==> flow/design.v (excerpt) <==
module Cfu (
    input               cmd_valid,
    output              cmd_ready,
    input      [9:0]    cmd_payload_function_id,
    input      [31:0]   cmd_payload_inputs_0,
    input      [31:0]   cmd_payload_inputs_1,
    output reg          rsp_valid,
    input               rsp_ready,
    output reg [31:0]   rsp_payload_outputs_0,
    input               reset,
    input               clk
);
For scale: ~1500 cells after synthesis, about 110 I/O pins.
==> flow/config.mk <==
export PLATFORM = sky130hd
export DESIGN_NAME = Cfu
export DESIGN_NICKNAME = Cfu
export VERILOG_FILES = /design/flow/design.v
export SDC_FILE = /design/flow/constraint.sdc
export NUM_CORES = 4
export LEC_CHECK = 0
export CAP_MARGIN = 20
export CORE_MARGIN = 2
export CORE_UTILIZATION = 71
export CTS_CLUSTER_SIZE = 37
export HOLD_SLACK_MARGIN = -0.08
export SETUP_SLACK_MARGIN = 1.19
export SLEW_MARGIN = 20
export TNS_END_PERCENT = 5
==> flow/constraint.sdc <==
create_clock -name core_clock -period 9.86 [get_ports {clk}]
set_input_delay 1.9720 -clock core_clock [delete_from_list [all_inputs] [get_ports {clk}]]
set_output_delay 1.9720 -clock core_clock [all_outputs]
set_load 0.01 [all_outputs]
run.sh (not shown) runs the stock make flow with config.mk's settings and CLKGATE_MAP_FILE=.
The baseline produced a layout that fails on setup timing.
Change:
Settings changed: CORE_UTILIZATION 71 to 72, CTS_CLUSTER_DIAMETER set to 27, CTS_CLUSTER_SIZE 37 to 80, HOLD_SLACK_MARGIN -0.08 to -0.1, PLACE_DENSITY set to 0.37, SETUP_SLACK_MARGIN 1.19 to not set.
The new run finished with setup timing left. Worst setup slack improves by 260 ps. Synthesized area is unchanged. Via count fell by 3.8%. Routed wire length fell by 8.5%. Non-clock buffer count fell by 21. Sequential share of layout area rose by 0.11 points. Register-to-register slack improves by 70 ps. Final cell count fell by 2.4%. Hold slack stays flat.
Change:
Settings changed: CTS_CLUSTER_SIZE 80 to not set, PLACE_DENSITY 0.37 to not set.
The changed run produced a layout that fails on setup timing.
Die size is unchanged.
Cell count stays the same.

========
quartz:
Starting RTL as in the previous note.
==> flow/config.mk <==
export PLATFORM = sky130hd
export DESIGN_NAME = Cfu
export DESIGN_NICKNAME = Cfu
export VERILOG_FILES = /design/flow/design.v
export SDC_FILE = /design/flow/constraint.sdc
export NUM_CORES = 4
export LEC_CHECK = 0
export CAP_MARGIN = 20
export CORE_MARGIN = 2
export CORE_UTILIZATION = 71
export CTS_CLUSTER_DIAMETER = 27
export CTS_CLUSTER_SIZE = 68
export PLACE_DENSITY_LB_ADDON = 0.24
export SLEW_MARGIN = 20
==> flow/constraint.sdc <==
create_clock -name core_clock -period 9.96 [get_ports {clk}]
set_input_delay 1.9920 -clock core_clock [delete_from_list [all_inputs] [get_ports {clk}]]
set_output_delay 1.9920 -clock core_clock [all_outputs]
set_load 0.01 [all_outputs]
quartz did not make it past global routing (5_1_grt), where a tool error ended it.
> inputs changed (quartz -> garnet)
Settings: a deleted PLACE_DENSITY_LB_ADDON that had been 0.24; a change of CORE_UTILIZATION from 71 to 59; a deleted CTS_CLUSTER_SIZE that had been 68; a deleted CTS_CLUSTER_DIAMETER that had been 27; a change of the clock period (ns, I/O delays scaled along) from 9.96 to 9.78.
[summary]
- The flow completed for garnet, but it is not clean: the layout still shows setup timing.
- Delta (garnet minus quartz): placement-stage cell area rose 190 um^2; floorplan die area rose 0.0041 mm^2.
- garnet: buffers inserted during post-CTS setup optimization lower than quartz
- Diff quartz..garnet | synthesized cell count | unchanged
Changes in pepper relative to garnet:
Settings: CORE_UTILIZATION changed from 59 to 40; the clock period (ns, I/O delays scaled along) changed from 9.78 to 12.0.
- garnet vs pepper, slowest stage cell on the critical path: sky130_fd_sc_hd__fa_2 vs sky130_fd_sc_hd__clkdlybuf4s50_1
- Clock-buffer cell count, garnet and pepper: higher on pepper
- Comparing garnet and pepper, the higher setup violation total in the final timing report is on garnet.
- The area of the chip in pepper is 1.5 times that in garnet.
- pepper vs garnet on post-route fraction of the period consumed by the critical path: pepper is the lower one.
- In the tables for garnet and pepper, worst-case register-to-register setup slack reads lower with garnet.
- Compared with garnet, pepper shows a lower number of vias per cell.
- pepper completed; timing, DRC and antenna clean
